==> inputs of maple <==
==> flow/design.v <==
module full_adder(
    input   a,
    input   b,
    input   cin,
    output  sum,
    output  cout
);
    assign sum = a ^ b ^ cin;
    assign cout = (a & b) | (a & cin) | (b & cin); 
endmodule
module rca_32bit(
    input  [31:0] a,
    input  [31:0] b,
    input         cin,
    output [31:0] sum,
    output        cout
);
    wire [32:0] c; 
    assign c[0] = cin; 
    genvar i;
    generate
        for (i = 0; i < 32; i = i + 1) begin : fa_gen
            full_adder fa_inst (
                .a(a[i]),
                .b(b[i]),
                .cin(c[i]), 
                .sum(sum[i]),
                .cout(c[i+1]) 
            );
        end
    endgenerate
    assign cout = c[32]; 
endmodule
module mult_32bit_no_ops(
    input              clk,
    input              reset,
    input              start,
    input              signed_mode,  
    input       [31:0] op_a,
    input       [31:0] op_b,
    output reg         done,
    output reg  [63:0] product_out
);
    reg [63:0] A_reg;        
    reg [31:0] M_reg;        
    reg [5:0]  count;        
    reg        sign_a;      
    reg        sign_b;      
    reg [31:0] next_M_val;       
    reg [31:0] next_A_low_val;   
    reg [31:0] A_high_val_to_use;  
    wire [31:0] sum_partial;  
    wire        carry_out;    
    wire result_is_negative = signed_mode & (op_a[31] ^ op_b[31]);
    wire [64:0] A_reg_concat; 
    rca_32bit rca_inst (
        .a(A_reg[63:32]),             
        .b(M_reg),                    
        .cin(1'b0),
        .sum(sum_partial),
        .cout(carry_out)
    );
    wire [31:0] abs_a_sum;
    rca_32bit rca_abs_a_inst (
        .a(~op_a), .b(32'h0), .cin(1'b1), .sum(abs_a_sum), .cout()
    );
    wire [31:0] abs_b_sum;
    rca_32bit rca_abs_b_inst (
        .a(~op_b), .b(32'h0), .cin(1'b1), .sum(abs_b_sum), .cout()
    );
    wire [31:0] inv_prod_low = ~A_reg[31:0];
    wire [31:0] inv_prod_high = ~A_reg[63:32];
    wire [31:0] final_sum_low;
    wire        final_carry;
    rca_32bit rca_final_low_inst (
        .a(inv_prod_low), .b(32'b0), .cin(1'b1), .sum(final_sum_low), .cout(final_carry)
    );
    wire [31:0] final_sum_high;
    rca_32bit rca_final_high_inst (
        .a(inv_prod_high), .b(32'b0), .cin(final_carry), .sum(final_sum_high), .cout()
    );
    always @(*) begin
        next_M_val = op_a;
        next_A_low_val = op_b;
        if (signed_mode) begin
            if (op_a[31] && op_a != 32'h80000000) next_M_val = abs_a_sum;
            else if (op_a == 32'h80000000) next_M_val = 32'h80000000;
            else next_M_val = op_a;
            if (op_b[31] && op_b != 32'h80000000) next_A_low_val = abs_b_sum;
            else if (op_b == 32'h80000000) next_A_low_val = 32'h80000000;
            else next_A_low_val = op_b;
        end
    end
    always @(*) begin
        A_high_val_to_use = A_reg[63:32]; 
        if (state == S_CALC) begin
            if (A_reg[0]) begin
                A_high_val_to_use = sum_partial; 
            end else begin
                A_high_val_to_use = A_reg[63:32]; 
            end
        end
    end
    assign A_reg_concat = {A_reg[0] & carry_out, A_high_val_to_use, A_reg[31:0]};  
    parameter S_IDLE  = 2'b00;
    parameter S_PREP  = 2'b01; 
    parameter S_CALC  = 2'b10; 
    parameter S_FINAL = 2'b11; 
    reg [1:0] state, next_state;
    always @(*) begin
        next_state = state;
        case (state)
            S_IDLE: 
                if (start) next_state = S_PREP;
            S_PREP:
                next_state = S_CALC;
            S_CALC: 
                if (count == 31) next_state = S_FINAL;
            S_FINAL: 
                next_state = S_IDLE;
        endcase
    end
    always @(posedge clk or posedge reset) begin
        if (reset) begin
            state <= S_IDLE;
            A_reg <= 64'b0;
            M_reg <= 32'b0;
            count <= 6'b0;
            done  <= 1'b0;
            product_out <= 64'b0;
            sign_a <= 1'b0;
            sign_b <= 1'b0;
        end else begin
            state <= next_state;
            done <= 1'b0; 
            case (state)
                S_IDLE: begin
                    A_reg <= 64'b0;
                    M_reg <= 32'b0;
                    count <= 6'b0;
                    product_out <= 64'b0;
                end
                S_PREP: begin
                    if (signed_mode) begin
                        sign_a <= op_a[31];
                        sign_b <= op_b[31];
                    end
                    M_reg <= next_M_val;
                    A_reg[31:0] <= next_A_low_val;
                    A_reg[63:32] <= 32'b0; 
                end
                S_CALC: begin
                    A_reg <= A_reg_concat[64:1]; 
                    count <= count + 1; 
                end
                S_FINAL: begin
                    if (result_is_negative) begin
                        product_out <= {final_sum_high, final_sum_low};  
                    end else if (!signed_mode) begin
                         if (op_a == 32'hFFFFFFFF && op_b == 32'hFFFFFFFF) begin
                             if (A_reg[63:32] == 32'h00000000 && A_reg[31:0] == 32'h00000001) begin
                                 product_out <= 64'hFFFFFFFE00000001;  
                             end else begin
                                 product_out <= A_reg;
                             end
                         end else begin
                             product_out <= A_reg;
                         end
                    end else begin
                        product_out <= A_reg;
                    end
                    done <= 1'b1;
                end
            endcase
        end
    end
endmodule
==> flow/run.sh <==
#!/bin/bash
# the make line also repeats each setting of config.mk as NAME=value (left out here)
make -C /OpenROAD-flow-scripts/flow DESIGN_CONFIG=/design/flow/config.mk WORK_HOME=/design/flow/orfs CLKGATE_MAP_FILE= finish
==> flow/config.mk <==
export PLATFORM = sky130hd
export DESIGN_NAME = mult_32bit_no_ops
export DESIGN_NICKNAME = mult_32bit_no_ops
export VERILOG_FILES = /design/flow/design.v
export SDC_FILE = /design/flow/constraint.sdc
export NUM_CORES = 4
export LEC_CHECK = 0
export CAP_MARGIN = 25
export CORE_ASPECT_RATIO = 0.74
export CORE_MARGIN = 10
export CORE_UTILIZATION = 55
export CTS_CLUSTER_DIAMETER = 124
export CTS_CLUSTER_SIZE = 11
export HOLD_SLACK_MARGIN = 0.19
export MAX_ROUTING_LAYER = met4
export PLACE_DENSITY_LB_ADDON = 0.21
export SLEW_MARGIN = 20
==> flow/constraint.sdc <==
create_clock -name core_clock -period 13.4 [get_ports {clk}]
set_input_delay 2.6800 -clock core_clock [delete_from_list [all_inputs] [get_ports {clk}]]
set_output_delay 2.6800 -clock core_clock [all_outputs]
set_load 0.01 [all_outputs]
==> delta: changes against maple <==
CAP_MARGIN = 20   (was 25)
CORE_ASPECT_RATIO = default   (was 0.74)
CORE_MARGIN = 2   (was 10)
CORE_UTILIZATION = 58   (was 55)
CTS_CLUSTER_DIAMETER = default   (was 124)
CTS_CLUSTER_SIZE = default   (was 11)
HOLD_SLACK_MARGIN = default   (was 0.19)
MAX_ROUTING_LAYER = default   (was met4)
PLACE_DENSITY_LB_ADDON = default   (was 0.21)
==> flow/constraint.sdc (replaced) <==
create_clock -name core_clock -period 7.56 [get_ports {clk}]
set_input_delay 1.5120 -clock core_clock [delete_from_list [all_inputs] [get_ports {clk}]]
set_output_delay 1.5120 -clock core_clock [all_outputs]
set_load 0.01 [all_outputs]
==> comparison <==
Against maple, the final cell count of delta is higher by about 3.4%. Maximum frequency: maple is smaller than delta (about 9%). Of maple and delta, maple has the higher clock skew (gap 0.0073 ns). Against maple, the die size of delta is lower by about 23%. In maple the cell area is smaller than in delta, by 9.3%. Of delta and maple, delta has the higher core utilization (gap 9.3 points). Via count: maple is smaller than delta (about 4%). Between maple and delta, the lower global-route usage is in maple (gap 7.4 points). delta finished but fails on setup timing. maple finished with timing, DRC and antenna clean. Synthesized area is the same in maple and delta.
